## run.sh

```bash
#!/bin/bash
# the make line also repeats each setting of config.mk as NAME=value (left out here)
make -C /OpenROAD-flow-scripts/flow DESIGN_CONFIG=/design/flow/config.mk WORK_HOME=/design/flow/orfs CLKGATE_MAP_FILE= finish
```

## config.mk

```make
export PLATFORM = sky130hd
export DESIGN_NAME = MBF
export DESIGN_NICKNAME = MBF
export VERILOG_FILES = /design/flow/design.v
export SDC_FILE = /design/flow/constraint.sdc
export NUM_CORES = 4
export LEC_CHECK = 0
export ABC_AREA = 1
export CAP_MARGIN = 20
export CORE_MARGIN = 2
export CORE_UTILIZATION = 72
export CTS_CLUSTER_SIZE = 41
export PLACE_DENSITY_LB_ADDON = 0.04
export SETUP_SLACK_MARGIN = 0.88
export SLEW_MARGIN = 20
```

## constraint.sdc

```tcl
create_clock -name core_clock -period 4.41 [get_ports {CLK}]
set_input_delay 0.8820 -clock core_clock [delete_from_list [all_inputs] [get_ports {CLK}]]
set_output_delay 0.8820 -clock core_clock [all_outputs]
set_load 0.01 [all_outputs]
```

## design.v

```verilog
`timescale 1ns/10ps
module MBF(CLK, RESET, IN_VALID, IN_DATA, X_DATA, Y_DATA, OUT_VALID);
input   CLK;
input   RESET;
input   IN_VALID;
input       [12:0]  IN_DATA;
output  reg [12:0]  X_DATA;
output  reg [12:0]  Y_DATA;
output  reg         OUT_VALID;
reg [5:0] data_cnt;
reg [12:0] s[0:10];
reg [12:0] in_data;
reg [33:0] y_h[0:11];
reg [33:0] y_l[0:11];
wire [17:0] H0, H1, H2, H3, H4, H5, H6, H7, H8, H9, H10, H11;
wire [17:0] L0, L1, L2, L3, L4, L5, L6, L7, L8, L9, L10, L11;
assign H0 = 18'd110592;
assign H1 = 18'd77824;
assign H2 = 18'd20480;
assign H3 = 18'd36864;
assign H4 = 18'd86016;
assign H5 = 18'd69632;
assign H6 = 18'd65536;
assign H7 = 18'd77824;
assign H8 = 18'd45056;
assign H9 = 18'd49152;
assign H10 = 18'd65536;
assign H11 = 18'd126976;
assign L0 = 18'd57344;
assign L1 = 18'd16384;
assign L2 = 18'd12288;
assign L3 = 18'd4096;
assign L4 = 18'd65536;
assign L5 = 18'd57344;
assign L6 = 18'd114688;
assign L7 = 18'd65536;
assign L8 = 18'd126976;
assign L9 = 18'd114688;
assign L10 = 18'd126976;
assign L11 = 18'd69632;
always@(posedge RESET or posedge CLK)
begin
    if (RESET) begin
        in_data <= 13'b0;
        s[0] <= 13'b0;
		s[1] <= 13'b0;
		s[2] <= 13'b0;
		s[3] <= 13'b0;
		s[4] <= 13'b0;
		s[5] <= 13'b0;	
		s[6] <= 13'b0;
		s[7] <= 13'b0;
		s[8] <= 13'b0;
		s[9] <= 13'b0;
		s[10] <= 13'b0;
 		y_h[0] <= 34'b0;
		y_h[1] <= 34'b0;
		y_h[2] <= 34'b0;
		y_h[3] <= 34'b0;
		y_h[4] <= 34'b0;
		y_h[5] <= 34'b0;	
		y_h[6] <= 34'b0;
		y_h[7] <= 34'b0;
		y_h[8] <= 34'b0;
		y_h[9] <= 34'b0;
		y_h[10] <= 34'b0;
		y_h[11] <= 34'b0;
		y_l[0] <= 34'b0;
		y_l[1] <= 34'b0;
		y_l[2] <= 34'b0;
		y_l[3] <= 34'b0;
		y_l[4] <= 34'b0;
		y_l[5] <= 34'b0;	
		y_l[6] <= 34'b0;
		y_l[7] <= 34'b0;
		y_l[8] <= 34'b0;
		y_l[9] <= 34'b0;
		y_l[10] <= 34'b0;
		y_l[11] <= 34'b0;
    end else begin
        in_data <= (IN_VALID) ? IN_DATA : 13'b0;
		s[0] <= in_data;
		s[1] <= s[0];
		s[2] <= s[1];
		s[3] <= s[2];
		s[4] <= s[3];
		s[5] <= s[4];
		s[6] <= s[5];
		s[7] <= s[6];
		s[8] <= s[7];
		s[9] <= s[8];
		s[10] <= s[9];
		y_h[0] <= H0 * in_data;
		y_h[1] <= H1 * s[0];
        y_h[2] <= H2 * s[1];
        y_h[3] <= H3 * s[2];
        y_h[4] <= H4 * s[3];
        y_h[5] <= H5 * s[4];
        y_h[6] <= H6 * s[5];
        y_h[7] <= H7 * s[6];
        y_h[8] <= H8 * s[7];
        y_h[9] <= H9 * s[8];
        y_h[10] <= H10 * s[9];
        y_h[11] <= H11 * s[10];
		y_l[0] <= L0 * in_data;
		y_l[1] <= L1 * s[0];
        y_l[2] <= L2 * s[1];
        y_l[3] <= L3 * s[2];
        y_l[4] <= L4 * s[3];
        y_l[5] <= L5 * s[4];
        y_l[6] <= L6 * s[5];
        y_l[7] <= L7 * s[6];
        y_l[8] <= L8 * s[7];
        y_l[9] <= L9 * s[8];
        y_l[10] <= L10 * s[9];
        y_l[11] <= L11 * s[10];
    end
end
reg [12:0] fk_x;
reg [12:0] fk_y;
always @ (posedge RESET or posedge CLK)
begin
	if (RESET) begin
		X_DATA <= 13'b0;
		Y_DATA <= 13'b0;
		fk_x <= 13'b0;
		fk_y <= 13'b0;
		OUT_VALID <= 1'b0;
	end else begin
		fk_y <= (((y_h[0] + y_h[1] + y_h[2] + y_h[3] + y_h[4] + y_h[5] + y_h[6] + y_h[7] + y_h[8] + y_h[9] + y_h[10] + y_h[11]) >> 20) & 14'd1) ? 
				(((y_h[0] + y_h[1] + y_h[2] + y_h[3] + y_h[4] + y_h[5] + y_h[6] + y_h[7] + y_h[8] + y_h[9] + y_h[10] + y_h[11]) >> 20) + 1'b1) >> 1 :
				((y_h[0] + y_h[1] + y_h[2] + y_h[3] + y_h[4] + y_h[5] + y_h[6] + y_h[7] + y_h[8] + y_h[9] + y_h[10] + y_h[11]) >> 21);
		fk_x <= (((y_l[0] + y_l[1] + y_l[2] + y_l[3] + y_l[4] + y_l[5] + y_l[6] + y_l[7] + y_l[8] + y_l[9] + y_l[10] + y_l[11]) >> 20) & 14'd1) ? 
				(((y_l[0] + y_l[1] + y_l[2] + y_l[3] + y_l[4] + y_l[5] + y_l[6] + y_l[7] + y_l[8] + y_l[9] + y_l[10] + y_l[11]) >> 20) + 1'b1) >> 1 :
				((y_l[0] + y_l[1] + y_l[2] + y_l[3] + y_l[4] + y_l[5] + y_l[6] + y_l[7] + y_l[8] + y_l[9] + y_l[10] + y_l[11]) >> 21);
		X_DATA <= fk_x;
		Y_DATA <= fk_y;
		OUT_VALID <= (fk_x) ? 1'b1 : 1'b0;
	end
end
endmodule
```

==> flow_metrics.env, run 1 <==
# yosys + openroad results
export IMPL_crit_start="y_h[8][20]"
export IMPL_crit_chain="fa_1 > inv_2 > fa_1 > inv_1 > fa_2 > fa_1 > fa_1 > ha_4 > nand2_4 > inv_2 > nand2_2 > nand2_2 > inv_2 > nand2_4 > xor2_4 > ha_4 > nand3_4 > nor2_4 > nand3_4 > nor2_4 > nand4_1 > nand2_1 > inv_1"
export IMPL_drt_iter0_drc=2553
export IMPL_hold_start="fk_y[11]"
export IMPL_ys_seq_share=0.312
export IMPL_async_flop_share=1.00
export IMPL_ys_sh_adder=0.412
export IMPL_hold_path_end="Y_DATA[11]"
export IMPL_slew_violations=0
export IMPL_rows=85
export IMPL_post_route_period_util=1.14
export IMPL_crit_family="adder cells"
export IMPL_cp_max_fo=4
export IMPL_crit_slowest_cell="fa_2"
export IMPL_core_area_mm2=0.0538
export IMPL_hp_class="flip-flop to flip-flop"
export IMPL_top_cell_area_share=0.312
export IMPL_fin_nets=5112
export IMPL_synthCells=3734
export IMPL_wl_um=112000
export IMPL_required_ns=4.93
export IMPL_pin_count=43
export IMPL_ff_type="dfrtp_1"
export IMPL_drc=0
export IMPL_hpwl_um=85500
export IMPL_ctsHoldBuffers=0
export IMPL_setup_tns_final_ns=-12.24
export IMPL_hold_viol=0
export IMPL_seq_area_mm2=0.0122
export IMPL_startpoint_type="flip-flop"
export IMPL_reg2reg_slack_ns=-0.62
export IMPL_so_faults="setup timing"
export IMPL_top_cells_by_count="inv_1 (896), fa_1 (515), dfrtp_1 (488), ha_1 (464), nand2_1 (423)"
export IMPL_cts_made_buffers=52
export IMPL_yosysChipArea_mm2=0.0392
export IMPL_h_tree_depth=2
export IMPL_synth_area_mux_share=0
export IMPL_grtUsageTotal=0.408
export IMPL_whs_path_depth=0
export IMPL_place_gp_congestion=1.00
export IMPL_synth_cellmix_xorXnorShare=0.0516
export IMPL_yosys_cells=3734
export IMPL_gr_total_overflow=0
export IMPL_openroad_warnings=63
export IMPL_fp_nets=4729
export IMPL_yosysWarnings=4
export IMPL_slew_headroom=0.519
export IMPL_r2r_start="y_h[8][20]"
export IMPL_vias=28646
export IMPL_worst_slack_ns=-0.624
export IMPL_synth_top_cell_by_area="dfrtp_1"
export IMPL_syn_area_mm2=0.0392
export IMPL_ys_ff=488
export IMPL_setup_viol=24
export IMPL_path_depth=23
export IMPL_slowest_delay_ns=0.58
export IMPL_crit_end="fk_y[9]"
export IMPL_synth_edff_count=0
export IMPL_die_h_um=237
export IMPL_simple_gate_share=0.0758
export IMPL_ant_nets=0
export IMPL_clkTransAtPathRegs_ns=0.06
export IMPL_cts_root_buf="clkbuf_16"
export IMPL_max_freq_mhz=199
export IMPL_avgSynthCellArea_um2=10.5
export IMPL_fillers=2600
export IMPL_cts_sinks=488
export IMPL_syn2layout_area_growth_pct=19.4
export IMPL_critPathBufInv=5
export IMPL_placed_cells=4690
export IMPL_via_per_inst=5.89
export IMPL_grt_pass1_wl_um=171000
export IMPL_clock_latency_late_pin_ns=0.64
export IMPL_fp_utilization=0.728
export IMPL_cts_tree="done"
export IMPL_synth_most_common_cell="inv_1"
export IMPL_portBuffers=42
export IMPL_critPathKind="flip-flop to flip-flop"
export IMPL_clock_path_buffers=3
export IMPL_cap_viol_max_count=0
export IMPL_die_area_mm2=0.0563
export IMPL_wl_per_cell_um=23.1
export IMPL_arrival_ns=5.56
export IMPL_rr_worst_depth=23
export IMPL_logic_area_mm2=0.0256
export IMPL_end_kind="flip-flop"
export IMPL_grt_antenna_before_repair=5
export IMPL_stdcell_count=4860
export IMPL_grt_max_degree=123
export IMPL_tightestPinTransition_ns=0.721
export IMPL_outcome="complete, but fails checks"
export IMPL_cpMostUsedCell="fa_1"
export IMPL_r2r_end="fk_y[9]"
export IMPL_die_x_um=237
export IMPL_firstDrtPassIters=9
export IMPL_grt_pass1_vias=30501
export IMPL_rsz0062_at_grt="true"
export IMPL_finalClockSkew_ns=0.0174
export IMPL_fin_crit_ns=5.03
export IMPL_yosysUniqueCellTypes=43
export IMPL_synth_logic_top_family="adder cells"
export IMPL_area_leaders="dfrtp_1 (31%), fa_1 (26%), ha_1 (15%), inv_1 (8.6%), nand2_1 (4.1%)"
export IMPL_synthAoiAreaFrac=0.0629
stage by stage:
stage | util | setup slack [ns] | instance area, um^2 | hold WS [ns]
floorplan | - | -3.09 | 39400 | 0.331
global placement | 0.788 | -0.709 | 42400 | 0.333
detailed placement | 0.788 | -0.777 | 42400 | 0.335
CTS | 0.847 | -0.576 | 45600 | 0.348
global route | 0.868 | -0.760 | 46700 | 0.355
finish | 0.868 | -0.624 | 46700 | 0.347
what timing repair did:
| item | 4_1_cts | 5_1_grt |
|---|---|---|
| pin swaps | 169 | 173 |
| endpoints found under the setup margin | 61 | 69 |
| resized | 274 | 246 |
| setup buffers | 37 | 32 |
metal layers:
metal,up-vias,GRT usage,wire [um]
li1,12349,-,-
met1,14607,0.539,42700
met2,1326,0.641,53000
met3,358,0.0913,9530
met4,6,0.214,6940
met5,-,0,32
final cells by class:
class                   count  share of cell area
multi-input cells        2348               0.548
flip-flops and latches    488               0.262
inverters                 897              0.0721
repair buffers            330              0.0602
clock buffers              67              0.0312
well taps                 696              0.0186
clock inverters            30             0.00809
diodes                      4            0.000214
==> run 2, diff against run 1 <==
ABC_AREA = not set   (was 1)
CORE_UTILIZATION = 21   (was 72)
CTS_CLUSTER_DIAMETER = 41   (was not set)
CTS_CLUSTER_SIZE = not set   (was 41)
GPL_ROUTABILITY_DRIVEN = 0   (was not set)
GPL_TIMING_DRIVEN = 0   (was not set)
HOLD_SLACK_MARGIN = 0.15   (was not set)
MAX_ROUTING_LAYER = met4   (was not set)
MIN_ROUTING_LAYER = met2   (was not set)
PLACE_DENSITY_LB_ADDON = not set   (was 0.04)
SETUP_SLACK_MARGIN = 1.63   (was 0.88)
TNS_END_PERCENT = 25   (was not set)
clock period = 11.1 ns   (was 4.41 ns; I/O delays follow)
==> run 2 against run 1 <==
  * Now clean on timing, DRC and antenna
  * Sequential cell count unchanged
  * Hold slack worse by 0.00096 ns
  * Area after synthesis decreased by 3.2%
  * Count of clock-buffer cells in the layout is 10 higher
  * Worst setup slack improved by 4.5 ns
  * Register-to-register slack better by 4.5 ns
  * Critical endpoint is now fk_y[11]
==> flow_metrics.env, run 2 <==
# yosys + openroad results
export IMPL_post_cts_resized=0
export IMPL_gr_total_overflow=0
export IMPL_hold_path_end="Y_DATA[5]"
export IMPL_synthAoiAreaFrac=0.0678
export IMPL_slowest_delay_ns=0.80
export IMPL_grt_pass1_vias=37285
export IMPL_vias=31380
export IMPL_hpwl_um=69200
export IMPL_drc=0
export IMPL_via_per_inst=5.38
export IMPL_cap_viol_max_count=0
export IMPL_yosys_cells=3281
export IMPL_startpoint_type="flip-flop"
export IMPL_ff_type="dfrtp_1"
export IMPL_hold_start="fk_y[5]"
export IMPL_crit_family="adder cells"
export IMPL_ctsHoldBuffers=0
export IMPL_clock_path_buffers=3
export IMPL_r2r_start="s[6][3]"
export IMPL_cp_max_fo=6
export IMPL_crit_end="fk_y[11]"
export IMPL_slew_headroom=0.281
export IMPL_area_leaders="dfrtp_1 (32%), fa_1 (27%), ha_1 (15%), inv_1 (7.9%), xnor2_1 (4.3%)"
export IMPL_ys_sh_adder=0.425
export IMPL_fin_nets=4398
export IMPL_final_core_util=0.246
export IMPL_slew_violations=0
export IMPL_ant_nets=0
export IMPL_die_h_um=429
export IMPL_pin_count=43
export IMPL_synth_cellmix_xorXnorShare=0.0568
export IMPL_rr_worst_depth=21
export IMPL_cts_tree="done"
export IMPL_fp_nets=4276
export IMPL_path_depth=21
export IMPL_cts_sinks=488
export IMPL_reg2reg_slack_ns=3.92
export IMPL_async_flop_share=1.00
export IMPL_top_cells_by_count="inv_1 (794), fa_1 (515), dfrtp_1 (488), ha_1 (464), xnor2_1 (188)"
export IMPL_synth_top_cell_by_area="dfrtp_1"
export IMPL_crit_slowest_cell="nor2_1"
export IMPL_cpMostUsedCell="fa_1"
export IMPL_h_tree_depth=2
export IMPL_core_area_mm2=0.179
export IMPL_die_area_mm2=0.184
export IMPL_die_x_um=429
export IMPL_setup_viol=0
export IMPL_wl_um=90600
export IMPL_firstDrtPassIters=6
export IMPL_grt_pass1_wl_um=144000
export IMPL_rsz0062_at_grt="false"
export IMPL_wl_per_cell_um=15.5
export IMPL_end_kind="flip-flop"
export IMPL_required_ns=11.69
export IMPL_portBuffers=42
export IMPL_grt_antenna_before_repair=11
export IMPL_postCtsSetupRepairBufs=0
export IMPL_max_freq_mhz=139
export IMPL_syn_area_mm2=0.0379
export IMPL_synth_most_common_cell="inv_1"
export IMPL_hold_viol=0
export IMPL_r2r_end="fk_y[11]"
export IMPL_grtUsageTotal=0.161
export IMPL_clkTransAtPathRegs_ns=0.07
export IMPL_cts_root_buf="clkbuf_16"
export IMPL_whs_path_depth=0
export IMPL_critPathKind="flip-flop to flip-flop"
export IMPL_crit_start="s[6][3]"
export IMPL_arrival_ns=7.77
export IMPL_rows=155
export IMPL_yosysUniqueCellTypes=75
export IMPL_synth_logic_top_family="adder cells"
export IMPL_synthCells=3281
export IMPL_simple_gate_share=0.0485
export IMPL_openroad_warnings=57
export IMPL_top_cell_area_share=0.322
export IMPL_tightestPinTransition_ns=1.07
export IMPL_synth_edff_count=0
export IMPL_avgSynthCellArea_um2=11.6
export IMPL_post_route_period_util=0.646
export IMPL_drt_iter0_drc=3859
export IMPL_fin_crit_ns=7.18
export IMPL_yosysWarnings=4
export IMPL_hp_class="flip-flop to flip-flop"
export IMPL_syn2layout_area_growth_pct=16.0
export IMPL_clock_latency_late_pin_ns=0.71
export IMPL_fp_utilization=0.212
export IMPL_cts_made_buffers=61
export IMPL_ys_seq_share=0.322
export IMPL_synth_area_mux_share=0.000297
export IMPL_outcome="finished clean"
export IMPL_finalClockSkew_ns=0.0672
export IMPL_critPathBufInv=2
export IMPL_yosysChipArea_mm2=0.0379
export IMPL_ys_ff=488
export IMPL_grt_max_degree=34
export IMPL_crit_chain="fa_1 > inv_1 > fa_1 > inv_1 > fa_1 > fa_1 > fa_1 > ha_1 > o21a_1 > nor2_1 > nor2_4 > a21oi_1 > xnor2_1 > ha_1 > nand3_1 > nand4b_1 > nor4_2 > nand3b_1 > nor4b_2 > a211oi_2 > xnor2_1"
run 2: layer usage:
metal,routed length (um),up-vias,share of wire,global-route usage
li1,-,10417,-,-
met3,36100,521,0.40,0.212
met2,48900,8260,0.54,0.185
met5,0,-,0,-
met1,0,12182,0,-
met4,5600,0,0.062,0.0210
run 2: area by class of cell:
type	instances	area, um^2
fillers	18758	135000
flip-flops and latches	488	12200
clock buffers	77	1710
well taps	2355	2950
repair buffers	59	768
clock inverters	39	582
diodes	19	47.5
multi-input cells	1994	22700
plain buffers	5	27.5
inverters	794	2980
run 2: per-stage QoR:
step	std cells	hold WS [ns]	setup TNS, ns	worst slack, ns	cell area, um^2
finish	5830	0.346	0	3.92	44000
global route	5826	0.358	0	3.41	44000
CTS	5811	0.345	0	4.04	43900
detailed placement	5695	0.335	0	4.06	41600
global placement	5678	0.334	-679.68	-1.50	41300
floorplan	3281	0.331	0	2.26	37900
==> run 3, diff against run 2 <==
ABC_AREA = 1   (was not set)
CELL_PAD_IN_SITES_DETAIL_PLACEMENT = 2   (was not set)
CORE_ASPECT_RATIO = 1.85   (was not set)
CORE_MARGIN = 4   (was 2)
CORE_UTILIZATION = 62   (was 21)
CTS_CLUSTER_DIAMETER = not set   (was 41)
GPL_TIMING_DRIVEN = not set   (was 0)
HOLD_SLACK_MARGIN = not set   (was 0.15)
MAX_ROUTING_LAYER = not set   (was met4)
MIN_ROUTING_LAYER = not set   (was met2)
SETUP_SLACK_MARGIN = 1.68   (was 1.63)
TNS_END_PERCENT = not set   (was 25)
clock period = 7.53 ns   (was 11.1 ns; I/O delays follow)
==> run 3 against run 2 <==
  * The run now fails in 3_5_place_dp
  * Synthesized cell count up 14%
  * Area after synthesis grew 3.3%
  * Die area fell by 63%
==> flow_metrics.env, run 3 <==
# implementation run metrics
export IMPL_rows=125
export IMPL_pin_count=43
export IMPL_tool_error="Error: detail_place.tcl, 38 bad optional access"
export IMPL_synth_most_common_cell="inv_1"
export IMPL_synthCells=3734
export IMPL_synth_cellmix_xorXnorShare=0.0516
export IMPL_ys_seq_share=0.312
export IMPL_die_x_um=193
export IMPL_syn_area_mm2=0.0392
export IMPL_area_leaders="dfrtp_1 (31%), fa_1 (26%), ha_1 (15%), inv_1 (8.6%), nand2_1 (4.1%)"
export IMPL_portBuffers=42
export IMPL_avgSynthCellArea_um2=10.5
export IMPL_yosysWarnings=4
export IMPL_ys_sh_adder=0.412
export IMPL_outcome="did not finish"
export IMPL_yosys_cells=3734
export IMPL_synth_edff_count=0
export IMPL_synth_area_mux_share=0
export IMPL_simple_gate_share=0.0758
export IMPL_top_cells_by_count="inv_1 (896), fa_1 (515), dfrtp_1 (488), ha_1 (464), nand2_1 (423)"
export IMPL_fp_utilization=0.624
export IMPL_ff_type="dfrtp_1"
export IMPL_yosysChipArea_mm2=0.0392
export IMPL_top_cell_area_share=0.312
export IMPL_synth_logic_top_family="adder cells"
export IMPL_synth_top_cell_by_area="dfrtp_1"
export IMPL_die_h_um=350
export IMPL_core_area_mm2=0.0627
export IMPL_yosysUniqueCellTypes=43
export IMPL_async_flop_share=1.00
export IMPL_synthAoiAreaFrac=0.0629
export IMPL_fp_nets=4729
export IMPL_lastStage="3_5_place_dp"
export IMPL_die_area_mm2=0.0674
export IMPL_ys_ff=488
-- run 3: metrics by stage --
step | setup slack [ns] | std cells | hold slack [ns]
floorplan | -0.593 | 3734 | 0.331
global placement | 1.92 | 4609 | 0.334
==> run 4, diff against run 3 <==
ABC_AREA = not set   (was 1)
CELL_PAD_IN_SITES_DETAIL_PLACEMENT = not set   (was 2)
CORE_ASPECT_RATIO = not set   (was 1.85)
CORE_MARGIN = 2   (was 4)
CORE_UTILIZATION = 40   (was 62)
GPL_ROUTABILITY_DRIVEN = not set   (was 0)
SETUP_SLACK_MARGIN = not set   (was 1.68)
clock period = 7.0 ns   (was 7.53 ns; I/O delays follow)
==> run 4 against run 3 <==
  * Now clean on timing, DRC and antenna
  * Area after synthesis decreased by 3.2%
  * Synthesized cell count decreased by 12%
  * Die area rose by 44%
==> flow_metrics.env, run 4 <==
# yosys + openroad results
export IMPL_hold_start="fk_y[5]"
export IMPL_arrival_ns=7.12
export IMPL_fin_crit_ns=6.62
export IMPL_async_flop_share=1.00
export IMPL_clock_latency_late_pin_ns=0.62
export IMPL_die_x_um=312
export IMPL_yosysUniqueCellTypes=75
export IMPL_grtUsageTotal=0.183
export IMPL_ys_seq_share=0.322
export IMPL_slowest_delay_ns=0.57
export IMPL_seq_area_mm2=0.0122
export IMPL_crit_start="s[6][1]"
export IMPL_place_gp_congestion=0.833
export IMPL_fillers=8714
export IMPL_synthCells=3281
export IMPL_crit_family="adder cells"
export IMPL_startpoint_type="flip-flop"
export IMPL_r2r_end="fk_y[11]"
export IMPL_ff_type="dfrtp_1"
export IMPL_path_depth=21
export IMPL_yosysWarnings=4
export IMPL_vias=21630
export IMPL_rr_worst_depth=21
export IMPL_gr_total_overflow=0
export IMPL_synth_logic_top_family="adder cells"
export IMPL_fp_nets=4276
export IMPL_worst_slack_ns=0.380
export IMPL_top_cells_by_count="inv_1 (794), fa_1 (515), dfrtp_1 (488), ha_1 (464), xnor2_1 (188)"
export IMPL_h_tree_depth=2
export IMPL_grt_pass1_vias=23571
export IMPL_die_h_um=312
export IMPL_cts_tree="done"
export IMPL_diodes=0
export IMPL_syn2layout_area_growth_pct=11.1
export IMPL_wl_per_cell_um=17.7
export IMPL_fin_nets=4410
export IMPL_slew_headroom=0.338
export IMPL_tightestPinTransition_ns=0.993
export IMPL_setup_viol=0
export IMPL_slew_violations=0
export IMPL_cts_root_buf="clkbuf_16"
export IMPL_logic_area_mm2=0.0227
export IMPL_hp_class="flip-flop to flip-flop"
export IMPL_ant_nets=0
export IMPL_postCtsSetupRepairBufs=0
export IMPL_hold_path_end="Y_DATA[5]"
export IMPL_avgSynthCellArea_um2=11.6
export IMPL_rows=112
export IMPL_synthAoiAreaFrac=0.0678
export IMPL_whs_path_depth=0
export IMPL_outcome="finished clean"
export IMPL_cts_sinks=488
export IMPL_max_freq_mhz=151
export IMPL_clock_path_buffers=3
export IMPL_post_route_period_util=0.946
export IMPL_top_cell_area_share=0.322
export IMPL_crit_slowest_cell="fa_1"
export IMPL_cap_viol_max_count=0
export IMPL_synth_area_mux_share=0.000297
export IMPL_critPathKind="flip-flop to flip-flop"
export IMPL_area_leaders="dfrtp_1 (32%), fa_1 (27%), ha_1 (15%), inv_1 (7.9%), xnor2_1 (4.3%)"
export IMPL_pin_count=43
export IMPL_portBuffers=42
export IMPL_die_area_mm2=0.0973
export IMPL_crit_end="fk_y[11]"
export IMPL_critPathBufInv=2
export IMPL_drt_iter0_drc=1146
export IMPL_synth_cellmix_xorXnorShare=0.0568
export IMPL_synth_edff_count=0
export IMPL_fp_utilization=0.405
export IMPL_via_per_inst=4.59
export IMPL_hold_viol=0
export IMPL_post_place_ws_ns=0.319
export IMPL_synth_most_common_cell="inv_1"
export IMPL_hpwl_um=68100
export IMPL_core_area_mm2=0.0936
export IMPL_crit_chain="fa_1 > inv_1 > fa_1 > inv_1 > fa_1 > fa_1 > fa_1 > ha_1 > a2111o_1 > a21oi_4 > nor2_4 > a21oi_1 > xnor2_1 > ha_1 > nand3_1 > nand4b_1 > nor4_4 > nand3b_1 > nor4b_2 > a211oi_2 > xnor2_1"
export IMPL_grt_max_degree=156
export IMPL_reg2reg_slack_ns=0.38
export IMPL_end_kind="flip-flop"
export IMPL_finalClockSkew_ns=0.0128
export IMPL_cp_max_fo=6
export IMPL_timing_hold_ws_ns=0.345
export IMPL_required_ns=7.50
export IMPL_ys_ff=488
export IMPL_yosysChipArea_mm2=0.0379
export IMPL_cpMostUsedCell="fa_1"
export IMPL_grt_antenna_before_repair=0
export IMPL_drc=0
export IMPL_firstDrtPassIters=5
export IMPL_rsz0062_at_grt="false"
export IMPL_cts_made_buffers=55
export IMPL_clkTransAtPathRegs_ns=0.06
export IMPL_syn_area_mm2=0.0379
export IMPL_wl_um=83600
export IMPL_synth_top_cell_by_area="dfrtp_1"
export IMPL_yosys_cells=3281
export IMPL_openroad_warnings=64
export IMPL_grt_pass1_wl_um=137000
export IMPL_simple_gate_share=0.0485
export IMPL_r2r_start="s[6][1]"
export IMPL_ys_sh_adder=0.425
run 4: layout make-up:
cell class	count	share of cell area
Multi-Input combinational cell	1994	0.539
Sequential cell	488	0.290
Inverter	794	0.0708
Clock buffer	77	0.0383
Tap cell	1254	0.0373
Timing Repair Buffer	82	0.0180
Clock inverter	22	0.00642
run 4: through the flow:
stage          std cells  area, um^2  setup TNS, ns  utilization
6_report            4711       42100              0        0.450
3_3_place_gp        4612       40200              0        0.430
3_5_place_dp        4612       40200              0        0.430
5_1_grt             4711       42100              0        0.450
4_1_cts             4711       42100              0        0.450
2_1_floorplan       3281       37900        -496.12            -
run 4: timing repair:
item,CTS,global route
hold buffers,0,0
setup endpoints to repair,0,2
gates resized,0,2
run 4: routing by layer:
layer,global-route usage,share of wire
met1,0.260,0.47
met5,0,0
met4,0.0595,0.034
met2,0.295,0.47
met3,0.0222,0.029
==> run 5, diff against run 4 <==
ABC_AREA = 1   (was not set)
CORE_UTILIZATION = 72   (was 40)
CTS_CLUSTER_DIAMETER = 400   (was not set)
CTS_CLUSTER_SIZE = 10   (was not set)
SETUP_SLACK_MARGIN = 1.05   (was not set)
TNS_END_PERCENT = 10   (was not set)
clock period = 3.91 ns   (was 7.0 ns; I/O delays follow)
==> run 5 against run 4 <==
  * The layout now fails its checks (setup timing)
  * Maximum frequency up 27%
  * Clock skew up 0.019 ns
  * Count of clock-buffer cells in the layout is 22 lower
  * First-iteration DRC count increased to 2.9 times the previous value
  * Die area decreased by 42%
  * Hold slack better by 0.0018 ns
  * Critical path type unchanged
  * Critical endpoint is now fk_x[12]
  * Highest routed layer is now met5
==> flow_metrics.env, run 5 <==
# yosys + openroad results
export IMPL_critPathBufInv=5
export IMPL_clock_path_buffers=3
export IMPL_via_per_inst=6.30
export IMPL_synth_logic_top_family="adder cells"
export IMPL_area_leaders="dfrtp_1 (31%), fa_1 (26%), ha_1 (15%), inv_1 (8.6%), nand2_1 (4.1%)"
export IMPL_final_core_util=0.894
export IMPL_crit_end="fk_x[12]"
export IMPL_crit_start="s[1][4]"
export IMPL_vias=30432
export IMPL_slew_violations=0
export IMPL_crit_chain="inv_1 > fa_1 > inv_2 > fa_2 > fa_1 > fa_2 > fa_1 > ha_4 > nand2_1 > nor2_2 > nand2_1 > nand2_2 > buf_4 > nand3_1 > nand2_1 > nand2_2 > nand2_4 > inv_2 > nand2_2 > buf_4 > nor2_2 > nand2_1 > nand2_1"
export IMPL_hold_viol=0
export IMPL_clock_latency_late_pin_ns=0.66
export IMPL_cts_root_buf="clkbuf_16"
export IMPL_async_flop_share=1.00
export IMPL_avgSynthCellArea_um2=10.5
export IMPL_synthCells=3734
export IMPL_design_area_mm2=0.0481
export IMPL_clkTransAtPathRegs_ns=0.07
export IMPL_cap_viol_max_count=0
export IMPL_cts_sinks=488
export IMPL_synth_most_common_cell="inv_1"
export IMPL_reg2reg_slack_ns=-1.29
export IMPL_ys_seq_share=0.312
export IMPL_rr_worst_depth=23
export IMPL_drt_iter0_drc=3274
export IMPL_die_h_um=237
export IMPL_die_x_um=237
export IMPL_yosysUniqueCellTypes=43
export IMPL_ant_nets=0
export IMPL_cp_max_fo=4
export IMPL_end_kind="flip-flop"
export IMPL_place_gp_congestion=0.995
export IMPL_drc=0
export IMPL_fp_utilization=0.728
export IMPL_fp_nets=4729
export IMPL_outcome="complete, but fails checks"
export IMPL_whs_path_depth=0
export IMPL_post_place_ws_ns=-1.29
export IMPL_place_area_mm2=0.0424
export IMPL_grt_max_degree=116
export IMPL_pin_count=43
export IMPL_slowest_delay_ns=0.59
export IMPL_grt_pass1_wl_um=178000
export IMPL_openroad_warnings=64
export IMPL_setup_tns_final_ns=-28.13
export IMPL_rsz0062_at_grt="true"
export IMPL_arrival_ns=5.73
export IMPL_fin_nets=5128
export IMPL_finalClockSkew_ns=0.0316
export IMPL_synth_cellmix_xorXnorShare=0.0516
export IMPL_synth_edff_count=0
export IMPL_slew_headroom=0.550
export IMPL_cts_tree="done"
export IMPL_required_ns=4.44
export IMPL_path_depth=23
export IMPL_rows=85
export IMPL_ctsHoldBuffers=0
export IMPL_cts_made_buffers=54
export IMPL_core_area_mm2=0.0538
export IMPL_r2r_start="s[1][4]"
export IMPL_grt_antenna_before_repair=4
export IMPL_diodes=0
export IMPL_top_cell_area_share=0.312
export IMPL_synthAoiAreaFrac=0.0629
export IMPL_critPathKind="flip-flop to flip-flop"
export IMPL_wl_per_cell_um=26.1
export IMPL_hold_path_end="Y_DATA[0]"
export IMPL_worst_slack_ns=-1.29
export IMPL_tightestPinTransition_ns=0.674
export IMPL_portBuffers=42
export IMPL_crit_slowest_cell="fa_1"
export IMPL_max_freq_mhz=192
export IMPL_wl_um=126000
export IMPL_yosysWarnings=4
export IMPL_ff_type="dfrtp_1"
export IMPL_post_route_period_util=1.33
export IMPL_syn_area_mm2=0.0392
export IMPL_grt_pass1_vias=31796
export IMPL_top_cells_by_count="inv_1 (896), fa_1 (515), dfrtp_1 (488), ha_1 (464), nand2_1 (423)"
export IMPL_so_faults="setup timing"
export IMPL_simple_gate_share=0.0758
export IMPL_synth_top_cell_by_area="dfrtp_1"
export IMPL_crit_family="adder cells"
export IMPL_fin_crit_ns=5.20
export IMPL_yosys_cells=3734
export IMPL_firstDrtPassIters=6
export IMPL_hp_class="flip-flop to flip-flop"
export IMPL_hpwl_um=84400
export IMPL_startpoint_type="flip-flop"
export IMPL_synth_area_mux_share=0
export IMPL_h_tree_depth=2
export IMPL_yosysChipArea_mm2=0.0392
export IMPL_syn2layout_area_growth_pct=22.8
export IMPL_grtUsageTotal=0.424
export IMPL_cpMostUsedCell="nand2_1"
export IMPL_r2r_end="fk_x[12]"
export IMPL_ys_sh_adder=0.412
export IMPL_gr_total_overflow=0
export IMPL_setup_viol=26
export IMPL_die_area_mm2=0.0563
export IMPL_hold_start="fk_y[0]"
export IMPL_ys_ff=488
-- run 5: through the flow --
stage	std cells	hold WS [ns]
3_5_place_dp	4721	0.336
6_report	4831	0.347
5_1_grt	4831	0.356
2_1_floorplan	3734	0.331
3_3_place_gp	4721	0.333
4_1_cts	4815	0.349
-- run 5: what timing repair did --
action                     in CTS  in global routing
setup endpoints to repair     132                134
pin swaps                     329                342
resized                       551                362
setup buffers                  36                 16
-- run 5: per-layer routing --
metal / vias up / wire [um] / global-route usage
met1: 15313 / 44600 / 0.546
met4: 4 / 10400 / 0.233
met3: 736 / 11600 / 0.0857
li1: 12325 / - / -
met2: 2054 / 59300 / 0.685
met5: - / 27 / 0
-- run 5: area by class of cell --
cell class	instances	area, um^2
repair buffers	344	2990
flip-flops and latches	488	12300
well taps	696	871
clock inverters	3	56.3
multi-input cells	2348	27200
clock buffers	55	1370
inverters	897	3380
fillers	2154	5720
==> run 6, diff against run 5 <==
CORE_UTILIZATION = 58   (was 72)
CTS_CLUSTER_DIAMETER = 224   (was 400)
CTS_CLUSTER_SIZE = not set   (was 10)
SETUP_SLACK_MARGIN = not set   (was 1.05)
TNS_END_PERCENT = 35   (was 10)
clock period = 5.08 ns   (was 3.91 ns; I/O delays follow)
==> run 6 against run 5 <==
  * Critical path type unchanged
  * Routed wire length down 18%
  * Utilization shrank 22 points
  * Critical endpoint is now fk_x[8]
  * Register-to-register slack improved by 1.4 ns
  * Highest routed layer is now met4
  * Critical path depth is 1 lower
  * First-iteration DRC count is 46% lower
  * Now clean on timing, DRC and antenna
  * Largest cell class unchanged
  * Worst setup slack better by 1.4 ns
  * Design area is 5.9% lower
  * Cell count grew 2.5%
==> flow_metrics.env, run 6 <==
# yosys + openroad results
export IMPL_reg2reg_slack_ns=0.11
export IMPL_pin_count=43
export IMPL_drc=0
export IMPL_yosysChipArea_mm2=0.0392
export IMPL_grt_max_degree=118
export IMPL_rr_worst_depth=22
export IMPL_via_per_inst=5.33
export IMPL_outcome="finished clean"
export IMPL_yosys_cells=3734
export IMPL_synth_most_common_cell="inv_1"
export IMPL_grt_pass1_wl_um=163000
export IMPL_fp_nets=4729
export IMPL_cts_root_buf="clkbuf_16"
export IMPL_clock_latency_late_pin_ns=0.66
export IMPL_clock_path_buffers=3
export IMPL_ys_ff=488
export IMPL_crit_slowest_cell="fa_2"
export IMPL_firstDrtPassIters=7
export IMPL_startpoint_type="flip-flop"
export IMPL_ff_type="dfrtp_1"
export IMPL_ys_seq_share=0.312
export IMPL_vias=26360
export IMPL_r2r_start="s[7][7]"
export IMPL_grt_antenna_before_repair=2
export IMPL_die_x_um=264
export IMPL_critPathKind="flip-flop to flip-flop"
export IMPL_hold_path_end="Y_DATA[4]"
export IMPL_h_tree_depth=2
export IMPL_whs_path_depth=0
export IMPL_setup_tns_final_ns=0
export IMPL_hpwl_um=86000
export IMPL_drt_iter0_drc=1761
export IMPL_r2r_end="fk_x[8]"
export IMPL_synth_logic_top_family="adder cells"
export IMPL_synth_top_cell_by_area="dfrtp_1"
export IMPL_portBuffers=42
export IMPL_yosysUniqueCellTypes=43
export IMPL_crit_start="s[7][7]"
export IMPL_simple_gate_share=0.0758
export IMPL_cts_tree="done"
export IMPL_stdcell_count=4950
export IMPL_gr_total_overflow=0
export IMPL_ys_sh_adder=0.412
export IMPL_required_ns=5.60
export IMPL_core_area_mm2=0.0670
export IMPL_cp_max_fo=4
export IMPL_critPathBufInv=6
export IMPL_area_leaders="dfrtp_1 (31%), fa_1 (26%), ha_1 (15%), inv_1 (8.6%), nand2_1 (4.1%)"
export IMPL_ant_nets=0
export IMPL_cts_sinks=488
export IMPL_die_h_um=264
export IMPL_async_flop_share=1.00
export IMPL_top_cells_by_count="inv_1 (896), fa_1 (515), dfrtp_1 (488), ha_1 (464), nand2_1 (423)"
export IMPL_openroad_warnings=65
export IMPL_ctsHoldBuffers=0
export IMPL_crit_end="fk_x[8]"
export IMPL_rsz0062_at_grt="true"
export IMPL_post_route_period_util=0.979
export IMPL_place_gp_congestion=0.951
export IMPL_hp_class="flip-flop to flip-flop"
export IMPL_synth_edff_count=0
export IMPL_fin_crit_ns=4.97
export IMPL_hold_start="fk_y[4]"
export IMPL_fp_utilization=0.584
export IMPL_cts_made_buffers=55
export IMPL_wl_um=103000
export IMPL_grt_pass1_vias=28334
export IMPL_top_cell_area_share=0.312
export IMPL_synth_area_mux_share=0
export IMPL_cpMostUsedCell="fa_1"
export IMPL_fin_nets=5030
export IMPL_hold_viol=0
export IMPL_crit_family="adder cells"
export IMPL_rows=95
export IMPL_path_depth=22
export IMPL_die_area_mm2=0.0696
export IMPL_cap_viol_max_count=0
export IMPL_finalClockSkew_ns=0.0492
export IMPL_diodes=0
export IMPL_tightestPinTransition_ns=0.719
export IMPL_synthCells=3734
export IMPL_avgSynthCellArea_um2=10.5
export IMPL_placed_cells=4829
export IMPL_setup_viol=0
export IMPL_wl_per_cell_um=20.8
export IMPL_end_kind="flip-flop"
export IMPL_max_freq_mhz=201
export IMPL_slew_headroom=0.521
export IMPL_syn_area_mm2=0.0392
export IMPL_synthAoiAreaFrac=0.0629
export IMPL_arrival_ns=5.50
export IMPL_yosysWarnings=4
export IMPL_grtUsageTotal=0.310
export IMPL_synth_cellmix_xorXnorShare=0.0516
export IMPL_slew_violations=0
export IMPL_syn2layout_area_growth_pct=15.6
export IMPL_slowest_delay_ns=0.58
export IMPL_crit_chain="fa_1 > inv_1 > fa_1 > fa_1 > inv_2 > fa_1 > inv_1 > fa_2 > inv_2 > ha_4 > a21o_1 > a21oi_2 > buf_4 > buf_4 > nand3_1 > nand2_1 > nand2_2 > nand2_2 > nor2_4 > nand2_4 > o21ai_2 > nand2_1"
export IMPL_clkTransAtPathRegs_ns=0.07
-- run 6: cell type report --
| class | instances | area [um^2] |
|---|---|---|
| multi-input cells | 2348 | 24600 |
| fillers | 5198 | 21800 |
| flip-flops and latches | 488 | 12200 |
| inverters | 897 | 3370 |
| repair buffers | 245 | 2010 |
| clock buffers | 66 | 1490 |
| well taps | 873 | 1090 |
| clock inverters | 33 | 442 |
-- run 6: what timing repair did --
item,CTS,global route
endpoints found under the hold margin,0,0
setup endpoints to repair,20,21
setup buffers,3,19
pin swaps,35,145
gates resized,67,204
gates cloned,0,0
-- run 6: metrics by stage --
step	worst slack [ns]	util	cell area, um^2	hold WS (ns)
2_1_floorplan	-2.55	-	39200	0.331
3_3_place_gp	-0.180	0.628	42100	0.332
3_5_place_dp	-0.244	0.628	42100	0.335
4_1_cts	-0.00585	0.661	44300	0.346
5_1_grt	-0.0680	0.675	45300	0.353
6_report	0.106	0.675	45300	0.345
-- run 6: layer usage --
metal  share of wire  GRT usage  wire length, um  vias up
met4           0.035      0.101             3610        0
met5               0          0                0        -
met2            0.46      0.487            47500      607
met3           0.054     0.0447             5550      158
met1            0.45      0.450            46500    13418
li1                -          -                -    12177
==> run 7, diff against run 6 <==
ABC_AREA = not set   (was 1)
CELL_PAD_IN_SITES_DETAIL_PLACEMENT = 0   (was not set)
CORE_ASPECT_RATIO = 1.18   (was not set)
CORE_MARGIN = 4   (was 2)
CORE_UTILIZATION = 72   (was 58)
CTS_CLUSTER_DIAMETER = not set   (was 224)
SETUP_SLACK_MARGIN = -0.45   (was not set)
TNS_END_PERCENT = not set   (was 35)
clock period = 5.19 ns   (was 5.08 ns; I/O delays follow)
==> run 7 against run 6 <==
  * The layout now fails its checks (setup timing)
  * Maximum frequency is 19% lower
  * Routed wire length shrank 11%
  * Synthesized cell count is 12% lower
  * Sequential share of layout area up 1.2 points
  * Die area decreased by 19%
  * Non-clock buffer count grew 9
  * Via count decreased by 8.7%
  * Area after synthesis decreased by 3.2%
  * Highest routed layer is now met5
==> flow_metrics.env, run 7 <==
# yosys + openroad results
export IMPL_firstDrtPassIters=8
export IMPL_cts_root_buf="clkbuf_16"
export IMPL_grtUsageTotal=0.342
export IMPL_cts_made_buffers=53
export IMPL_ys_sh_adder=0.425
export IMPL_yosysUniqueCellTypes=75
export IMPL_drc=0
export IMPL_synthAoiAreaFrac=0.0678
export IMPL_grt_max_degree=166
export IMPL_crit_slowest_cell="fa_1"
export IMPL_openroad_warnings=66
export IMPL_hp_class="flip-flop to flip-flop"
export IMPL_path_depth=23
export IMPL_pin_count=43
export IMPL_grt_pass1_wl_um=147000
export IMPL_cp_max_fo=4
export IMPL_diodes=0
export IMPL_simple_gate_share=0.0485
export IMPL_slew_headroom=0.345
export IMPL_die_x_um=219
export IMPL_whs_path_depth=0
export IMPL_h_tree_depth=2
export IMPL_ant_nets=0
export IMPL_r2r_start="s[6][1]"
export IMPL_die_h_um=257
export IMPL_yosysWarnings=4
export IMPL_hold_path_end="Y_DATA[7]"
export IMPL_so_faults="setup timing"
export IMPL_async_flop_share=1.00
export IMPL_top_cell_area_share=0.322
export IMPL_synth_area_mux_share=0.000297
export IMPL_hold_viol=0
export IMPL_cap_viol_max_count=0
export IMPL_crit_start="s[6][1]"
export IMPL_portBuffers=42
export IMPL_core_area_mm2=0.0521
export IMPL_max_freq_mhz=164
export IMPL_gr_total_overflow=0
export IMPL_syn2layout_area_growth_pct=14.3
export IMPL_hpwl_um=71400
export IMPL_crit_family="adder cells"
export IMPL_setup_tns_final_ns=-9.80
export IMPL_rr_worst_depth=23
export IMPL_rows=91
export IMPL_worst_slack_ns=-0.919
export IMPL_grt_antenna_before_repair=1
export IMPL_critPathBufInv=4
export IMPL_outcome="complete, but fails checks"
export IMPL_end_kind="flip-flop"
export IMPL_avgSynthCellArea_um2=11.6
export IMPL_synth_cellmix_xorXnorShare=0.0568
export IMPL_r2r_end="fk_y[11]"
export IMPL_setup_viol=25
export IMPL_synth_most_common_cell="inv_1"
export IMPL_cpMostUsedCell="fa_1"
export IMPL_area_leaders="dfrtp_1 (32%), fa_1 (27%), ha_1 (15%), inv_1 (7.9%), xnor2_1 (4.3%)"
export IMPL_cts_sinks=488
export IMPL_fin_nets=4580
export IMPL_crit_end="fk_y[11]"
export IMPL_synth_top_cell_by_area="dfrtp_1"
export IMPL_vias=24073
export IMPL_post_route_period_util=1.18
export IMPL_seq_area_mm2=0.0122
export IMPL_fp_nets=4276
export IMPL_critPathKind="flip-flop to flip-flop"
export IMPL_die_area_mm2=0.0564
export IMPL_ys_ff=488
export IMPL_hold_start="fk_y[7]"
export IMPL_slowest_delay_ns=0.55
export IMPL_place_gp_congestion=0.958
export IMPL_clkTransAtPathRegs_ns=0.06
export IMPL_synth_edff_count=0
export IMPL_crit_chain="fa_1 > inv_1 > fa_1 > inv_1 > fa_1 > fa_1 > fa_1 > ha_4 > a2111o_1 > a21oi_4 > nor2_4 > a21oi_2 > xnor2_1 > ha_2 > nand3_4 > nand4b_1 > buf_4 > nor4_4 > nand3b_1 > buf_4 > o21ai_1 > a211oi_2 > xnor2_1"
export IMPL_grt_use_met2=0.555
export IMPL_startpoint_type="flip-flop"
export IMPL_yosysChipArea_mm2=0.0379
export IMPL_top_cells_by_count="inv_1 (794), fa_1 (515), dfrtp_1 (488), ha_1 (464), xnor2_1 (188)"
export IMPL_fin_crit_ns=6.11
export IMPL_ff_type="dfrtp_1"
export IMPL_post_place_ws_ns=-1.05
export IMPL_drt_iter0_drc=1459
export IMPL_clock_latency_late_pin_ns=0.62
export IMPL_reg2reg_slack_ns=-0.92
export IMPL_rsz0062_at_grt="true"
export IMPL_tightestPinTransition_ns=0.983
export IMPL_logic_area_mm2=0.0233
export IMPL_required_ns=5.67
export IMPL_slew_violations=0
export IMPL_top_usage_layer="met2"
export IMPL_finalClockSkew_ns=0.0199
export IMPL_wl_per_cell_um=21.2
export IMPL_fillers=2903
export IMPL_synth_logic_top_family="adder cells"
export IMPL_grtUsageMet3=0.0502
export IMPL_synthCells=3281
export IMPL_wl_um=91900
export IMPL_ys_seq_share=0.322
export IMPL_grtUsageMet1=0.452
export IMPL_cts_tree="done"
export IMPL_yosys_cells=3281
export IMPL_syn_area_mm2=0.0379
export IMPL_grt_pass1_vias=27023
export IMPL_arrival_ns=6.59
export IMPL_fp_utilization=0.727
export IMPL_clock_path_buffers=3
export IMPL_via_per_inst=5.56
[run 7: stage by stage]
step	util	std cells	cell area [um^2]	hold WS [ns]
2_1_floorplan	-	3281	37900	0.331
3_3_place_gp	0.781	4210	40700	0.336
3_5_place_dp	0.781	4210	40700	0.336
4_1_cts	0.825	4314	43000	0.356
5_1_grt	0.831	4326	43300	0.358
6_report	0.831	4326	43300	0.355
[run 7: final cells by class]
type / count / area share
clock buffer: 77 / 0.0357
clock inverter: 22 / 0.00696
inverter: 794 / 0.0689
multi-input combinational: 1994 / 0.538
sequential: 488 / 0.282
tap: 697 / 0.0201
timing repair buffer: 254 / 0.0486
[run 7: routing by layer]
layer / vias up / part of all wire
met5: - / 0.00021
met4: 2 / 0.064
met3: 254 / 0.049
met2: 669 / 0.50
met1: 12308 / 0.39
li1: 10840 / -
[run 7: timing repair]
item | 4_1_cts | 5_1_grt
resized | 72 | 58
endpoints found under the setup margin | 13 | 16
buffers inserted | 11 | 19
pin swaps | 79 | 62
hold buffers | 0 | 0
==> run 8, diff against run 7 <==
ABC_AREA = 1   (was not set)
CAP_MARGIN = 5   (was 20)
CELL_PAD_IN_SITES_DETAIL_PLACEMENT = not set   (was 0)
CORE_ASPECT_RATIO = not set   (was 1.18)
CORE_MARGIN = 2   (was 4)
CTS_CLUSTER_SIZE = 71   (was not set)
HOLD_SLACK_MARGIN = -0.06   (was not set)
SETUP_SLACK_MARGIN = -0.36   (was -0.45)
SLEW_MARGIN = 40   (was 20)
clock period = 3.73 ns   (was 5.19 ns; I/O delays follow)
==> run 8 against run 7 <==
  * The layout still fails its checks (setup timing)
  * Largest cell class unchanged
  * Critical endpoint is now fk_y[10]
  * Hold slack got worse by 0.0066 ns
  * Design area increased by 6.8%
  * Routed wire length increased by 23%
  * Maximum frequency rose by 19%
==> flow_metrics.env, run 8 <==
# yosys + openroad results
export IMPL_outcome="complete, but fails checks"
export IMPL_so_faults="setup timing"
export IMPL_clock_path_buffers=3
export IMPL_synth_cellmix_xorXnorShare=0.0516
export IMPL_grt_max_degree=119
export IMPL_cp_max_fo=3
export IMPL_crit_chain="fa_1 > inv_2 > fa_1 > inv_2 > fa_2 > fa_1 > fa_1 > ha_4 > a21oi_4 > nand2_2 > inv_2 > nand2_4 > buf_4 > buf_4 > buf_6 > nand2_4 > nand2_4 > xor2_2 > nand2_2 > nor2_4 > nand3_2 > nand2_1 > nand2_1"
export IMPL_critPathBufInv=6
export IMPL_yosysWarnings=4
export IMPL_rows=85
export IMPL_r2r_end="fk_y[10]"
export IMPL_yosysChipArea_mm2=0.0392
export IMPL_area_leaders="dfrtp_1 (31%), fa_1 (26%), ha_1 (15%), inv_1 (8.6%), nand2_1 (4.1%)"
export IMPL_hold_start="fk_y[4]"
export IMPL_ff_type="dfrtp_1"
export IMPL_grtUsageTotal=0.421
export IMPL_final_core_util=0.860
export IMPL_top_cells_by_count="inv_1 (896), fa_1 (515), dfrtp_1 (488), ha_1 (464), nand2_1 (423)"
export IMPL_via_per_inst=5.90
export IMPL_crit_end="fk_y[10]"
export IMPL_slew_violations=0
export IMPL_crit_slowest_cell="fa_2"
export IMPL_finalClockSkew_ns=0.0354
export IMPL_cts_tree="done"
export IMPL_synthAoiAreaFrac=0.0629
export IMPL_whs_path_depth=0
export IMPL_portBuffers=42
export IMPL_fp_utilization=0.728
export IMPL_fin_crit_ns=5.14
export IMPL_grt_antenna_before_repair=5
export IMPL_syn2layout_area_growth_pct=18.2
export IMPL_ys_sh_adder=0.412
export IMPL_die_x_um=237
export IMPL_hold_viol=0
export IMPL_ys_seq_share=0.312
export IMPL_clkTransAtPathRegs_ns=0.06
export IMPL_drc=0
export IMPL_synth_edff_count=0
export IMPL_vias=28826
export IMPL_slowest_delay_ns=0.60
export IMPL_synth_top_cell_by_area="dfrtp_1"
export IMPL_syn_area_mm2=0.0392
export IMPL_cap_viol_max_count=0
export IMPL_critPathKind="flip-flop to flip-flop"
export IMPL_path_depth=23
export IMPL_ys_ff=488
export IMPL_setup_tns_final_ns=-34.01
export IMPL_rsz0062_at_grt="true"
export IMPL_async_flop_share=1.00
export IMPL_drt_iter0_drc=2602
export IMPL_arrival_ns=5.65
export IMPL_fp_nets=4729
export IMPL_hpwl_um=87100
export IMPL_grt_pass1_wl_um=176000
export IMPL_clock_latency_late_pin_ns=0.65
export IMPL_slew_headroom=0.491
export IMPL_simple_gate_share=0.0758
export IMPL_fillers=2682
export IMPL_max_freq_mhz=195
export IMPL_setup_viol=44
export IMPL_cts_sinks=488
export IMPL_cts_made_buffers=54
export IMPL_pin_count=43
export IMPL_place_gp_congestion=1.01
export IMPL_r2r_start="y_h[7][20]"
export IMPL_synth_logic_top_family="adder cells"
export IMPL_hp_class="flip-flop to flip-flop"
export IMPL_die_h_um=237
export IMPL_end_kind="flip-flop"
export IMPL_yosysUniqueCellTypes=43
export IMPL_crit_family="adder cells"
export IMPL_die_area_mm2=0.0563
export IMPL_cpMostUsedCell="fa_1"
export IMPL_post_route_period_util=1.38
export IMPL_rr_worst_depth=23
export IMPL_hold_path_end="Y_DATA[4]"
export IMPL_tightestPinTransition_ns=0.759
export IMPL_ant_nets=0
export IMPL_core_area_mm2=0.0538
export IMPL_worst_slack_ns=-1.41
export IMPL_cts_root_buf="clkbuf_16"
export IMPL_gr_total_overflow=0
export IMPL_grt_pass1_vias=31094
export IMPL_fin_nets=5139
export IMPL_startpoint_type="flip-flop"
export IMPL_crit_start="y_h[7][20]"
export IMPL_logic_area_mm2=0.0249
export IMPL_top_cell_area_share=0.312
export IMPL_synth_most_common_cell="inv_1"
export IMPL_reg2reg_slack_ns=-1.41
export IMPL_synthCells=3734
export IMPL_synth_area_mux_share=0
export IMPL_seq_area_mm2=0.0122
export IMPL_required_ns=4.24
export IMPL_avgSynthCellArea_um2=10.5
export IMPL_openroad_warnings=68
export IMPL_wl_per_cell_um=23.2
export IMPL_firstDrtPassIters=6
export IMPL_h_tree_depth=2
export IMPL_yosys_cells=3734
export IMPL_wl_um=113000
==> run 8: metrics by stage <==
step	area [um^2]	setup WS (ns)	instances	hold slack [ns]
2_1_floorplan	39400	-3.63	3734	0.331
3_3_place_gp	42800	-1.36	4742	0.332
3_5_place_dp	42800	-1.48	4742	0.336
4_1_cts	45800	-1.36	4868	0.349
5_1_grt	46300	-1.58	4882	0.360
6_report	46300	-1.41	4884	0.348
==> run 8: per-layer routing <==
layer  track usage  routed length [um]
met5             0                  59
met4         0.227                7360
met3        0.0937               10400
met2         0.669               53400
met1         0.547               42100
==> run 8: final cells by class <==
| type | count | area share |
|---|---|---|
| repair buffers | 355 | 0.0638 |
| inverters | 897 | 0.0729 |
| flip-flops and latches | 488 | 0.264 |
| well taps | 696 | 0.0188 |
| multi-input cells | 2348 | 0.539 |
| clock inverters | 25 | 0.00833 |
| diodes | 2 | 0.000108 |
| clock buffers | 73 | 0.0331 |
==> run 8: timing repair <==
action / 4_1_cts / 5_1_grt
hold buffers: 0 / 0
endpoints found under the setup margin: 28 / 37
buffers inserted: 31 / 17
pin swaps: 173 / 108
gates resized: 220 / 111
==> run 9, diff against run 8 <==
ABC_AREA = not set   (was 1)
CAP_MARGIN = 20   (was 5)
CORE_UTILIZATION = 40   (was 72)
CTS_CLUSTER_SIZE = not set   (was 71)
HOLD_SLACK_MARGIN = not set   (was -0.06)
SETUP_SLACK_MARGIN = not set   (was -0.36)
SLEW_MARGIN = 20   (was 40)
clock period = 5.03 ns   (was 3.73 ns; I/O delays follow)
==> run 9 against run 8 <==
  * The layout still fails its checks (setup timing)
  * Global-route usage fell by 23 points
  * Sequential share of layout area grew 1.0 points
  * Non-clock buffer count fell by 74
  * Hold slack barely moved
  * Critical endpoint is now fk_y[11]
==> flow_metrics.env, run 9 <==
# yosys + openroad results
export IMPL_crit_chain="fa_1 > inv_2 > fa_1 > inv_2 > fa_1 > fa_1 > fa_1 > ha_1 > a2111o_1 > a21oi_4 > buf_4 > buf_6 > nor4_4 > o31a_2 > buf_4 > o2111ai_4 > a31oi_4 > a41oi_4 > nand3b_1 > o21ai_0 > a211oi_2 > xnor2_1"
export IMPL_rows=112
export IMPL_gr_total_overflow=0
export IMPL_cts_made_buffers=56
export IMPL_rsz0062_at_grt="true"
export IMPL_ff_type="dfrtp_1"
export IMPL_fin_nets=4610
export IMPL_synth_most_common_cell="inv_1"
export IMPL_slew_headroom=0.448
export IMPL_design_area_mm2=0.0445
export IMPL_grtUsageTotal=0.186
export IMPL_hold_start="fk_y[6]"
export IMPL_yosysChipArea_mm2=0.0379
export IMPL_top_cell_area_share=0.322
export IMPL_tightestPinTransition_ns=0.827
export IMPL_place_area_mm2=0.0417
export IMPL_via_per_inst=4.56
export IMPL_crit_family="adder cells"
export IMPL_grt_antenna_before_repair=0
export IMPL_synth_area_mux_share=0.000297
export IMPL_ys_ff=488
export IMPL_path_depth=22
export IMPL_hold_viol=0
export IMPL_vias=22384
export IMPL_topRoutingLayerUsed="met4"
export IMPL_startpoint_type="flip-flop"
export IMPL_grt_max_degree=107
export IMPL_avgSynthCellArea_um2=11.6
export IMPL_area_leaders="dfrtp_1 (32%), fa_1 (27%), ha_1 (15%), inv_1 (7.9%), xnor2_1 (4.3%)"
export IMPL_met2_length_um=42600
export IMPL_async_flop_share=1.00
export IMPL_outcome="complete, but fails checks"
export IMPL_wl_um=85100
export IMPL_setup_viol=22
export IMPL_finalClockSkew_ns=0.0160
export IMPL_fillers=8518
export IMPL_logic_area_mm2=0.0234
export IMPL_drc=0
export IMPL_clock_latency_late_pin_ns=0.63
export IMPL_synthCells=3281
export IMPL_die_x_um=312
export IMPL_die_h_um=312
export IMPL_h_tree_depth=2
export IMPL_r2r_start="y_h[8][17]"
export IMPL_openroad_warnings=62
export IMPL_slew_violations=0
export IMPL_slowest_delay_ns=0.55
export IMPL_ys_seq_share=0.322
export IMPL_critPathKind="flip-flop to flip-flop"
export IMPL_syn_area_mm2=0.0379
export IMPL_dr_wl_met3_um=2150
export IMPL_crit_start="y_h[8][17]"
export IMPL_arrival_ns=6.46
export IMPL_syn2layout_area_growth_pct=17.3
export IMPL_cts_tree="done"
export IMPL_diodes=0
export IMPL_fp_utilization=0.405
export IMPL_grt_pass1_vias=24141
export IMPL_pin_count=43
export IMPL_ys_sh_adder=0.425
export IMPL_synth_edff_count=0
export IMPL_reg2reg_slack_ns=-0.93
export IMPL_grt_pass1_wl_um=139000
export IMPL_synthAoiAreaFrac=0.0678
export IMPL_place_gp_congestion=0.839
export IMPL_post_route_period_util=1.18
export IMPL_crit_end="fk_y[11]"
export IMPL_required_ns=5.53
export IMPL_cts_sinks=488
export IMPL_wirelength_met1_um=38800
export IMPL_critPathBufInv=5
export IMPL_drt_iter0_drc=1126
export IMPL_clkTransAtPathRegs_ns=0.06
export IMPL_post_place_ws_ns=-1.17
export IMPL_yosys_cells=3281
export IMPL_yosysWarnings=4
export IMPL_seq_area_mm2=0.0122
export IMPL_top_cells_by_count="inv_1 (794), fa_1 (515), dfrtp_1 (488), ha_1 (464), xnor2_1 (188)"
export IMPL_timing_hold_ws_ns=0.349
export IMPL_core_area_mm2=0.0936
export IMPL_synth_cellmix_xorXnorShare=0.0568
export IMPL_r2r_end="fk_y[11]"
export IMPL_cts_root_buf="clkbuf_16"
export IMPL_wl_per_cell_um=17.3
export IMPL_max_freq_mhz=168
export IMPL_clock_path_buffers=3
export IMPL_cp_max_fo=5
export IMPL_rr_worst_depth=22
export IMPL_hold_path_end="Y_DATA[6]"
export IMPL_synth_logic_top_family="adder cells"
export IMPL_firstDrtPassIters=5
export IMPL_yosysUniqueCellTypes=75
export IMPL_ant_nets=0
export IMPL_so_faults="setup timing"
export IMPL_crit_slowest_cell="fa_1"
export IMPL_synth_top_cell_by_area="dfrtp_1"
export IMPL_portBuffers=42
export IMPL_fp_nets=4276
export IMPL_whs_path_depth=0
export IMPL_cpMostUsedCell="fa_1"
export IMPL_end_kind="flip-flop"
export IMPL_worst_slack_ns=-0.928
export IMPL_cap_viol_max_count=0
export IMPL_die_area_mm2=0.0973
export IMPL_simple_gate_share=0.0485
export IMPL_hp_class="flip-flop to flip-flop"
export IMPL_fin_crit_ns=5.96
export IMPL_hpwl_um=70100
## run 9: repair_timing
action                                  CTS  global route
gates resized                            97            61
endpoints found under the setup margin   23            29
buffers inserted                         22            16
pin swaps                               101            34
hold buffers                              0             0
## run 9: routing by layer
| metal | vias up | GRT usage |
|---|---|---|
| li1 | 10909 | - |
| met2 | 219 | 0.318 |
| met5 | - | 0 |
| met4 | 0 | 0.0363 |
| met3 | 70 | 0.0206 |
| met1 | 11186 | 0.257 |
## run 9: layout make-up
class,instances,area share
Sequential cell,488,0.274
Timing Repair Buffer,281,0.0538
Clock buffer,73,0.0350
Tap cell,1254,0.0353
Inverter,794,0.0671
Clock inverter,30,0.00914
Multi-Input combinational cell,1994,0.525
## run 9: stage by stage
stage | TNS [ns] | utilization | std cells
6_report | -11.44 | 0.475 | 4914
5_1_grt | -16.34 | 0.475 | 4914
4_1_cts | -11.09 | 0.472 | 4903
3_5_place_dp | -13.78 | 0.445 | 4782
3_3_place_gp | -13.05 | 0.445 | 4782
2_1_floorplan | -1270.96 | - | 3281
